== v2 ==
Design saw2sin, start of the top module:
module saw2sin
( input  var        i_clk
, input  var [15:0] i_saw
, output var [15:0] o_sin
);
logic invert;
always_comb invert = i_saw[15];
logic reverse;
always_comb reverse = i_saw[14];
logic [15:0] qsaw;
always_comb qsaw = reverse
  ? {~i_saw[13:0], 2'b11}  
  : {i_saw[13:0], 2'b01};  
logic [15:0] qsin;
cordic cordic
( .i_qph (qsaw)
, .o_sin (qsin)
);
logic [16:0] sin;
always_ff @(posedge i_clk) sin <= reverse
  ? (invert ? ~{1'b1, qsin[15:0]}           
            : {1'b1, qsin[15:0]} + 17'd1)   
  : (invert ? ~{1'b1, qsin[15:0]} + 17'd2   
            : {1'b1, qsin[15:0]} + 17'd0);  
always_comb o_sin = sin[16:1];
endmodule
Settings: LEC_CHECK=0, CAP_MARGIN=20, CORE_MARGIN=2, CORE_UTILIZATION=40, CTS_CLUSTER_SIZE=13, HOLD_SLACK_MARGIN=0.04, PLACE_DENSITY_LB_ADDON=0.17, SLEW_MARGIN=20; clock period 95.9 ns.
run.sh (not shown) runs the stock make flow with config.mk's settings and CLKGATE_MAP_FILE=.
diff inputs: v2 => v5
--- a/flow/config.mk
+++ b/flow/config.mk
@@ -8,5 +8,9 @@
-export CAP_MARGIN = 20
-export CORE_MARGIN = 2
-export CORE_UTILIZATION = 40
-export CTS_CLUSTER_SIZE = 13
-export HOLD_SLACK_MARGIN = 0.04
+export CAP_MARGIN = 5
+export CELL_PAD_IN_SITES_DETAIL_PLACEMENT = 2
+export CELL_PAD_IN_SITES_GLOBAL_PLACEMENT = 0
+export CORE_MARGIN = 4
+export CORE_UTILIZATION = 54
+export CTS_CLUSTER_SIZE = 57
+export HOLD_SLACK_MARGIN = 0.27
+export MAX_ROUTING_LAYER = met4
+export MIN_ROUTING_LAYER = met2
## What came out
- FAIL v5 @ 3_5_place_dp: tool exited with error
- v5 improves on v2 in die area.
- Diff v2 -> v5: area fraction in full adders, half adders and majority gates essentially unchanged, fraction of registers with async set or reset after synthesis essentially unchanged, height of the chip decreased about 13%, placer's final routability congestion estimate increased 14%.
- As far as synthesized cell count goes, v2 and v5 are indistinguishable; the numbers are identical.
- Comparing v5 against v2, there is no change at all in number of input and output port buffers inserted.
- Between v2 and v5, the count of different cell masters after synthesis figures differ only marginally.
What v22 does differently from v5 at the input level:
==> flow/config.mk <==
export PLATFORM = sky130hd
export DESIGN_NAME = saw2sin
export DESIGN_NICKNAME = saw2sin
export VERILOG_FILES = /design/flow/design.v
export SDC_FILE = /design/flow/constraint.sdc
export NUM_CORES = 4
export LEC_CHECK = 0
export CAP_MARGIN = 20
export CORE_MARGIN = 2
export CORE_UTILIZATION = 57
export SLEW_MARGIN = 20
==> flow/constraint.sdc <==
create_clock -name core_clock -period 58.1 [get_ports {i_clk}]
set_input_delay 11.6200 -clock core_clock [delete_from_list [all_inputs] [get_ports {i_clk}]]
set_output_delay 11.6200 -clock core_clock [all_outputs]
set_load 0.01 [all_outputs]
==> comparison <==
v22 never completed, since it errored out during 5_1_grt. From v5 to v22, mean instance size in the synthesized netlist did not move at all. Re area figure in the yosys stat output: no difference whatsoever between v22 and v5. Floorplan die width delta for v22 relative to v5: about 4% lower. Relative to v5, the die outline height of v22 is lower by 12 um. On die size, v22 does better than v5. Floorplan row count: v22 < v5.
The inputs of v35 differ from those of v22 as listed below.
--- a/flow/config.mk
+++ b/flow/config.mk
@@ -10 +10,2 @@
-export CORE_UTILIZATION = 57
+export CORE_UTILIZATION = 66
+export MAX_ROUTING_LAYER = met4
@@ -11,0 +13 @@
+export TNS_END_PERCENT = 5
==> flow/constraint.sdc <==
create_clock -name core_clock -period 62.6 [get_ports {i_clk}]
set_input_delay 12.5200 -clock core_clock [delete_from_list [all_inputs] [get_ports {i_clk}]]
set_output_delay 12.5200 -clock core_clock [all_outputs]
set_load 0.01 [all_outputs]
--- outcome ---
v35 had finished all stages when the layout checks came back failing, citing setup timing. For core area, dividing the value from v35 by the value from v22 gives 0.856. v35 vs v22: area of the die down by more than 10%. Delta (v35 minus v22): number of cells in the design after placement lost about 18%; final HPWL from detailed placement -15%; worst setup timing slack at the placement stage grew by 2240 ps; post-detailed-placement cell area shows a reduction of 12,000 um^2. Measured against v22, the post-CTS setup buffer count of v35 comes out at 0.14 times the reference value.
### v35 -> v34
--- a/flow/config.mk
+++ b/flow/config.mk
@@ -10,2 +10 @@
-export CORE_UTILIZATION = 66
-export MAX_ROUTING_LAYER = met4
+export CORE_UTILIZATION = 15
@@ -13 +11,0 @@
-export TNS_END_PERCENT = 5
==> flow/constraint.sdc <==
create_clock -name core_clock -period 76.6 [get_ports {i_clk}]
set_input_delay 15.3200 -clock core_clock [delete_from_list [all_inputs] [get_ports {i_clk}]]
set_output_delay 15.3200 -clock core_clock [all_outputs]
set_load 0.01 [all_outputs]
v34 completed every stage of the flow, and the final layout passed the timing, DRC and antenna checks. Global-route wire length before repair went down by a few percent going from v35 to v34. Portion of netlist area occupied by mux cells of v34 is on par with v35. Between v35 and v34, maximum fanout encountered on the critical timing path is higher for v34, v35 comes in under that.

* * *

Setup of job 5923:
saw2sin again, from the RTL that the note above started with.
clock: 38.2 ns
lec_check: 0
abc_area: 1
cap_margin: 15
core_margin: 2
core_utilization: 72
cts_cluster_size: 99
slew_margin: 20
tns_end_percent: 10
Job 5923: aborted in detailed placement (tool error)
Here is what was changed in the inputs of job 8285 compared with job 5923.
--- a/flow/config.mk
+++ b/flow/config.mk
@@ -8,2 +8 @@
-export ABC_AREA = 1
-export CAP_MARGIN = 15
+export CAP_MARGIN = 20
@@ -11,2 +10 @@
-export CORE_UTILIZATION = 72
-export CTS_CLUSTER_SIZE = 99
+export CORE_UTILIZATION = 70
@@ -14 +11,0 @@
-export TNS_END_PERCENT = 10
==> flow/constraint.sdc <==
create_clock -name core_clock -period 54.0 [get_ports {i_clk}]
set_input_delay 10.8000 -clock core_clock [delete_from_list [all_inputs] [get_ports {i_clk}]]
set_output_delay 10.8000 -clock core_clock [all_outputs]
set_load 0.01 [all_outputs]
Results
- Job 8285: aborted in detailed placement (tool error)
- Against job 5923, synthesized cell area in job 8285 fell slightly.
- Diff job 5923 and job 8285: post-synthesis cell count from yosys lower in job 8285
- On multiplexer area fraction after synthesis: between job 5923 and job 8285, it ends up lower for job 5923.
- Diff job 8285..job 5923 | post-synthesis sequential area ratio | negligible
- Largest family of logic cells by area = adder cells: job 5923; largest family of logic cells by area = AND-OR/OR-AND gates: job 8285
- In the flow results for job 5923 and job 8285, the share of synthesized cell area in full adder, half adder and majority cells is larger on job 8285.
- When the final numbers for job 5923 and job 8285 were put side by side, the complex-gate fraction of the synthesized area turned out to be smaller in job 5923.
- On simple logic cell fraction of the synthesized area, the lower figure sits with job 8285, not job 5923.
- The mean cell area of the mapped netlist of job 8285 exceeds that of job 5923 by about 11%.
- Cell count after synthesis ended up 728 lower on job 8285 than on job 5923.
- Floorplan die area was higher in the run labelled job 8285.
diff inputs: job 8285 => job 4201
--- a/flow/config.mk
+++ b/flow/config.mk
@@ -10 +10 @@
-export CORE_UTILIZATION = 70
+export CORE_UTILIZATION = 57
@@ -11,0 +12 @@
+export TNS_END_PERCENT = 5
==> flow/constraint.sdc <==
create_clock -name core_clock -period 57.4 [get_ports {i_clk}]
set_input_delay 11.4800 -clock core_clock [delete_from_list [all_inputs] [get_ports {i_clk}]]
set_output_delay 11.4800 -clock core_clock [all_outputs]
set_load 0.01 [all_outputs]
==> results <==
The flow ran to completion for all of job 8285 and job 4201 but job 8285, which stopped partway. Completing all stages was not enough for job 4201: its layout failed the final checks because of negative setup slack. No final results exist for job 8285, since it was stopped by error DPL-0038 during detailed placement. NOTE: final weighted congestion in routability-driven placement in job 4201 falls short of that of job 8285. Job 8285 -> job 4201: die size increased by more than 10%. Any difference in I/O pin count between job 4201 and job 8285 is small enough to ignore.
What job 3699 does differently from job 4201 at the input level:
--- a/flow/config.mk
+++ b/flow/config.mk
@@ -7,0 +8 @@
+export ABC_AREA = 1
@@ -10,0 +12 @@
+export HOLD_SLACK_MARGIN = -0.1
@@ -12 +13,0 @@
-export TNS_END_PERCENT = 5
==> flow/constraint.sdc <==
create_clock -name core_clock -period 53.3 [get_ports {i_clk}]
set_input_delay 10.6600 -clock core_clock [delete_from_list [all_inputs] [get_ports {i_clk}]]
set_output_delay 10.6600 -clock core_clock [all_outputs]
set_load 0.01 [all_outputs]
==> results <==
What the final checks of job 3699 revealed, after a flow that finished every stage, was a layout that fails on negative setup slack.
Compared with job 4201, job 3699 shows a higher netlist area before placement.
The run showing the smaller setup slack is job 4201.
NOTE final cell area excluding filler cells job 4201->job 3699 decreased by a few percent
In job 3699, aggregate routed wire length is lower than in job 4201.
Job 3699 vs. job 4201: initial antenna violation count decreased by 1 relative to the old numbers; die area increased by about 0.64% relative to the old numbers; met3 usage in global routing decreased by 1.6 points relative to the old numbers; chip area estimate from yosys synthesis increased by 290 µm² relative to the old numbers.

* * *

== run 1 ==
The RTL this note starts from:
==> flow/design.v <==
`default_nettype none
module cordic
( input  var [15:0] i_qph  
, output var [15:0] o_sin  
);
logic [15:0] i_x;
logic [15:0] i_y;
always_comb i_x = i_qph[15] ? 16'h0000 : 16'hDBD9;
always_comb i_y = i_qph[15] ? 16'hDBD9 : 16'h0000;
logic [22:0] cordic_angle [0:18];
always_comb cordic_angle[ 0] = 23'h25C80A;  
always_comb cordic_angle[ 1] = 23'h13F670;  
always_comb cordic_angle[ 2] = 23'h0A2223;  
always_comb cordic_angle[ 3] = 23'h05161A;  
always_comb cordic_angle[ 4] = 23'h028BAF;  
always_comb cordic_angle[ 5] = 23'h0145EC;  
always_comb cordic_angle[ 6] = 23'h00A2F8;  
always_comb cordic_angle[ 7] = 23'h00517C;  
always_comb cordic_angle[ 8] = 23'h0028BE;  
always_comb cordic_angle[ 9] = 23'h00145F;  
always_comb cordic_angle[10] = 23'h000A2F;  
always_comb cordic_angle[11] = 23'h000517;  
always_comb cordic_angle[12] = 23'h00028B;  
always_comb cordic_angle[13] = 23'h000145;  
always_comb cordic_angle[14] = 23'h0000A2;  
always_comb cordic_angle[15] = 23'h000051;  
always_comb cordic_angle[16] = 23'h000028;  
always_comb cordic_angle[17] = 23'h000014;  
always_comb cordic_angle[18] = 23'h00000A;  
/*verilator lint_off UNOPTFLAT*/
logic [18:0] x [0:19];
logic [18:0] y [0:19];
logic [22:0] p [0:19];
/*verilator lint_on UNOPTFLAT*/
always_comb x[0] = {1'b0, i_x, {2{1'b0}}};
always_comb y[0] = {1'b0, i_y, {2{1'b0}}};
always_comb p[0] = {i_qph, {7{1'b0}}};
/*verilator lint_off ALWCOMBORDER*/
for (genvar i = 0; i < 19; i = i + 1) begin: l_cordic_steps
  always_comb
    if (p[i][22]) begin
      x[i+1] = x[i] + (y[i] >>> (i+1));
      y[i+1] = y[i] - (x[i] >>> (i+1));
      p[i+1] = p[i] + cordic_angle[i];
    end else begin
      x[i+1] = x[i] - (y[i] >>> (i+1));
      y[i+1] = y[i] + (x[i] >>> (i+1));
      p[i+1] = p[i] - cordic_angle[i];
    end
end
/*verilator lint_on ALWCOMBORDER*/
always_comb
  if (i_qph > 16'd65508)   o_sin = 16'hFFFE;
  else if (i_qph < 16'd32) o_sin = i_qph + (i_qph >> 1);
  else                     o_sin = y[19][17:2];
endmodule
`default_nettype none
module saw2sin
( input  var        i_clk
, input  var [15:0] i_saw
, output var [15:0] o_sin
);
logic invert;
always_comb invert = i_saw[15];
logic reverse;
always_comb reverse = i_saw[14];
logic [15:0] qsaw;
always_comb qsaw = reverse
  ? {~i_saw[13:0], 2'b11}  
  : {i_saw[13:0], 2'b01};  
logic [15:0] qsin;
cordic cordic
( .i_qph (qsaw)
, .o_sin (qsin)
);
logic [16:0] sin;
always_ff @(posedge i_clk) sin <= reverse
  ? (invert ? ~{1'b1, qsin[15:0]}           
            : {1'b1, qsin[15:0]} + 17'd1)   
  : (invert ? ~{1'b1, qsin[15:0]} + 17'd2   
            : {1'b1, qsin[15:0]} + 17'd0);  
always_comb o_sin = sin[16:1];
endmodule
Settings: LEC_CHECK=0, ABC_AREA=1, CAP_MARGIN=10, CELL_PAD_IN_SITES_GLOBAL_PLACEMENT=1, CORE_ASPECT_RATIO=1.23, CORE_MARGIN=4, CORE_UTILIZATION=40, CTS_CLUSTER_DIAMETER=36, GPL_ROUTABILITY_DRIVEN=0, GPL_TIMING_DRIVEN=0, MIN_ROUTING_LAYER=met1, PLACE_DENSITY_LB_ADDON=0.05, SLEW_MARGIN=20; clock period 63.8 ns.
What run 2 does differently from run 1 at the input level:
Settings: swapping 40 for 28 in CORE_UTILIZATION; clearing PLACE_DENSITY_LB_ADDON, which used to be 0.05; putting SETUP_SLACK_MARGIN at 5.0 where nothing was set.
Results
Shortest period the worst path allows is higher on run 1
Run 2: no failed stages, no open violations at the end
Share of cell area taken by flip-flops and latches: run 2 vs run 1 — no meaningful difference
Pre-CTS worst setup slack in run 2 vs run 1: down 0.30 ns
The fraction of cell area in non-clock buffers of run 2 exceeds that of run 1 by 4.3 points.
On wire length, run 2 does worse than run 1.
Between run 2 and run 1, fraction of met2 tracks used by global routing is higher for run 1, run 2 comes in under that.
Delta (run 2 minus run 1): quantity of gates resized following cts up about 300%, signal arrival time at the worst endpoint down 2.78 ns, global-route track usage on met1 down 6.0 points.
The following lists how run 3 was set up differently from run 2:
Settings: changing CORE_MARGIN from 4 to 2; changing MIN_ROUTING_LAYER from met1 to met2; changing CORE_UTILIZATION from 28 to 40; removing SETUP_SLACK_MARGIN (formerly 5.0); removing ABC_AREA (formerly 1); removing GPL_TIMING_DRIVEN (formerly 0); removing GPL_ROUTABILITY_DRIVEN (formerly 0); removing CTS_CLUSTER_DIAMETER (formerly 36); removing CELL_PAD_IN_SITES_GLOBAL_PLACEMENT (formerly 1); removing CORE_ASPECT_RATIO (formerly 1.23); changing CAP_MARGIN from 10 to 20.
## What came out
Run 3 finished every stage and its layout cleared the timing, DRC and antenna checks.
There was hardly any difference in flop share of the area between run 2 and run 3.
Comparing run 3 and run 2, the lower detailed placement HPWL was measured on run 2.
Between run 3 and run 2, it is run 3 whose final cell count is lower, by 296.
Run 3 against run 2; total number of vias is up by more than half.
Cmp run 3 vs run 2: final routed wirelength across all metal layers higher in run 3
In run 3, relative area change from synthesis to final layout is higher than in run 2.
Hold slack for run 3: 0.19 ns up relative to run 2
Summary of run 3 over run 2: summed area of non-filler cells in the final layout higher; netlist area before placement lower.
Between run 3 and run 2, starting DRC count in detailed routing is lower for run 2, run 3 comes in above that.
Max freq run 2 -> run 3: degraded
> inputs changed (run 3 -> run 4)
Settings: changing CORE_UTILIZATION from 40 to 65; removing MIN_ROUTING_LAYER (formerly met2); changing the clock period (ns, I/O delays scaled along) from 63.8 to 67.6.
--- outcome ---
Higher global-route usage was reported by run 3, not run 4.
Summary: with run 3 as the reference, die area in run 4 moved down by more than a quarter.
Taking run 3 as the reference, in run 4 sequential cell area share stayed essentially flat; post-synthesis to final-layout area growth fell by 25 points; number of nets at floorplan stayed essentially flat; total number of sequential cells stayed essentially flat.
Higher final core utilization among run 4 and run 3: run 4
| total placed cells including tap cells | run 4 vs run 3 | 1748 lower |
Count of clock buffers in the final design up 1 in run 4 wrt run 3
Diff run 4 and run 3: largest driver fanout on the critical path higher in run 4

* * *

// saw2sin: RTL as listed in full above, without the edits since
clock: 78.7 ns
lec_check: 0
cap_margin: 20
core_margin: 2
core_utilization: 9
slew_margin: 20
The starting point completed without violations.
Rerun with:
CORE_UTILIZATION = 40   (was 9)
clock period = 70.0 ns   (was 78.7 ns; I/O delays follow)
Worst setup slack gets worse by 1.4 ns.
Final cell count went down by well over a third.
Design area went down by a few percent.
Synthesized area stays the same.
Global-route usage went up by 16 points.
Rerun with:
CORE_MARGIN = 7   (was 2)
CORE_UTILIZATION = 53   (was 40)
CTS_CLUSTER_DIAMETER = 330   (was not set)
CTS_CLUSTER_SIZE = 95   (was not set)
TNS_END_PERCENT = 5   (was not set)
=> Design area drops by 1.6%. Global-route usage climbs by 4.8 points. Routed wire length is about the same. Sequential share of layout area stays flat. Synthesized area stays the same. Fmax drops by 0.42%. Sequential cell count stays the same. Utilization climbs by 14 points. Hold slack gets better by 0.24 ns. Final cell count drops by 5.7%. Non-clock buffer count drops by 32.
Rerun with:
CORE_ASPECT_RATIO = 0.5   (was not set)
CORE_UTILIZATION = 72   (was 53)
PLACE_DENSITY = 0.4   (was not set)
After rerunning: The new run went through all stages and came out clean; design area is lower by 0.36%; worst setup slack gets worse by 0.78 ns; global-route usage is higher by 7.9 points; sequential share of layout area barely changes; area after synthesis stays the same; count of clock-buffer cells in the layout is higher by 1.
Rerun with:
CORE_ASPECT_RATIO = not set   (was 0.5)
CORE_MARGIN = 2   (was 7)
CORE_UTILIZATION = 65   (was 72)
CTS_CLUSTER_DIAMETER = not set   (was 330)
CTS_CLUSTER_SIZE = not set   (was 95)
PLACE_DENSITY = not set   (was 0.4)
TNS_END_PERCENT = not set   (was 5)
clock period = 52.8 ns   (was 70.0 ns; I/O delays follow)
What happened:
- The changed run never finished: it broke off in detailed placement (DPL-0033)
- die size went up by about 1.7%
- area after synthesis is unchanged
- synthesized cell count does not change
Rerun with:
CORE_UTILIZATION = 40   (was 65)
clock period = 67.6 ns   (was 52.8 ns; I/O delays follow)
Effect: With this change the flow went through all stages and came out clean; die size rises by well over a third; area after synthesis is unchanged; synthesized cell count is unchanged.
